Setup of oak:
// compl_mul
module compl_mul(
   input logic clk_i, 
   input logic srst_i,
   input logic signed [17:0]data_a_i_i,   
   input logic signed [17:0]data_a_q_i,   
   input logic signed [17:0]data_b_i_i,   
   input logic signed [17:0]data_b_q_i,   
   output  logic signed  [36:0]data_i_o,    
   output  logic signed [36:0]data_q_o     
   );
   logic signed [35:0] prod_ii, prod_iq, prod_qi, prod_qq;
   assign prod_ii = data_a_i_i * data_b_i_i;
   assign prod_qq = data_a_q_i * data_b_q_i;
   assign prod_iq = data_a_i_i * data_b_q_i;
   assign prod_qi = data_a_q_i * data_b_i_i;
   always_ff@(posedge clk_i) begin
       if(srst_i)begin
           data_i_o<=0;
           data_q_o<=0;
       end
       else begin
           data_i_o<=prod_ii-prod_qq;
           data_q_o<=prod_iq+prod_qi;
       end
   end
endmodule
Settings: LEC_CHECK=0, CAP_MARGIN=20, CELL_PAD_IN_SITES_DETAIL_PLACEMENT=0, CELL_PAD_IN_SITES_GLOBAL_PLACEMENT=1, CORE_MARGIN=2, CORE_UTILIZATION=56, CTS_CLUSTER_DIAMETER=194, CTS_CLUSTER_SIZE=73, GPL_TIMING_DRIVEN=1, PLACE_DENSITY_LB_ADDON=0.29, SLEW_MARGIN=20, TNS_END_PERCENT=25; clock period 13.3 ns.
run.sh (not shown) runs the stock make flow with config.mk's settings and CLKGATE_MAP_FILE=.
The inputs of pine differ from those of oak as listed below.
Settings: an added SETUP_SLACK_MARGIN of 0.58; a deleted TNS_END_PERCENT that had been 25; a change of CORE_UTILIZATION from 56 to 57; a change of CELL_PAD_IN_SITES_GLOBAL_PLACEMENT from 1 to 0; a deleted CTS_CLUSTER_SIZE that had been 73; a change of the clock period (ns, I/O delays scaled along) from 13.3 to 8.79.
[summary]
pine has completed all stages; timing, DRC and antenna checks passed. Looking only at global-route usage, and setting everything else aside, the higher value of pine and oak goes to pine. pine against oak: die area moved down; area of the core moved down; sequential share of layout area moved down; setup slack after layout moved down; iteration tally of the first detailed-router pass moved up. On routed length on met3: between pine and oak, it ends up lower for oak.
--- input diff pine..birch ---
Settings: clearing PLACE_DENSITY_LB_ADDON, which used to be 0.29; clearing CELL_PAD_IN_SITES_DETAIL_PLACEMENT, which used to be 0; clearing CELL_PAD_IN_SITES_GLOBAL_PLACEMENT, which used to be 0; clearing CTS_CLUSTER_DIAMETER, which used to be 194; clearing GPL_TIMING_DRIVEN, which used to be 1; swapping 57 for 66 in CORE_UTILIZATION; clearing SETUP_SLACK_MARGIN, which used to be 0.58; swapping 8.79 for 8.0 in the clock period (ns, I/O delays scaled along).
[summary]
Layout checks on birch: not met. Flow itself completed; violations: setup timing. On number of distinct library cell variants in the gate-level netlist after synthesis, pine and birch are neck and neck. Setup slack ends up higher on pine. Relative to pine, the met1 usage of birch is higher by 5.0 points.

The RTL this note starts from:
==> flow/design.v <==
`timescale 1ns / 1ps
module compl_mul(
   input logic clk_i, 
   input logic srst_i,
   input logic signed [17:0]data_a_i_i,   
   input logic signed [17:0]data_a_q_i,   
   input logic signed [17:0]data_b_i_i,   
   input logic signed [17:0]data_b_q_i,   
   output  logic signed  [36:0]data_i_o,    
   output  logic signed [36:0]data_q_o     
   );
   logic signed [35:0] prod_ii, prod_iq, prod_qi, prod_qq;
   assign prod_ii = data_a_i_i * data_b_i_i;
   assign prod_qq = data_a_q_i * data_b_q_i;
   assign prod_iq = data_a_i_i * data_b_q_i;
   assign prod_qi = data_a_q_i * data_b_i_i;
   always_ff@(posedge clk_i) begin
       if(srst_i)begin
           data_i_o<=0;
           data_q_o<=0;
       end
       else begin
           data_i_o<=prod_ii-prod_qq;
           data_q_o<=prod_iq+prod_qi;
       end
   end
endmodule
clock: 8.0 ns
lec_check: 0
cap_margin: 30
core_margin: 2
core_utilization: 72
cts_cluster_size: 37
max_routing_layer: met4
place_density: 0.67
slew_margin: 20
The starting point failed in global routing.
Next try:
Settings changed: CAP_MARGIN 30 to 20, CORE_UTILIZATION 72 to 70, PLACE_DENSITY 0.67 to unset.
Effect:
- This time the run finished but fails on setup timing
- area after synthesis stays the same
- die size goes up by 2.8%
- synthesized cell count stays the same
Next try:
Settings changed: CORE_UTILIZATION 70 to 25, CTS_CLUSTER_SIZE 37 to unset, MAX_ROUTING_LAYER met4 to unset.
Clock period 8.0 ns to 11.8 ns, I/O delays scaled along.
=> With this change the flow completed with no timing, DRC or antenna violations. Global-route usage came out lower by 32 points. Wire length came out lower by about 21%. Via count came out lower by 17%. Final cell count came out higher by 14%. Hold slack improved by 0.90 ns. Utilization came out lower by 61 points. Setup slack improved by 1.5 ns.
Next try:
Settings changed: ABC_AREA set to 1, CORE_UTILIZATION 25 to 54, CTS_CLUSTER_DIAMETER set to 385, CTS_CLUSTER_SIZE set to 99.
Clock period 11.8 ns to 9.57 ns, I/O delays scaled along.
After rerunning:
- final cell count went down by 3.2%
- die size went down by 51%
- area after synthesis went up by 4.6%
- critical path depth does not change
- sequential share of layout area is about the same
- synthesized cell count went up by 20%
- final area went up by 1.9%
- routed wire length went up by 18%
- core utilization went up by 31 points
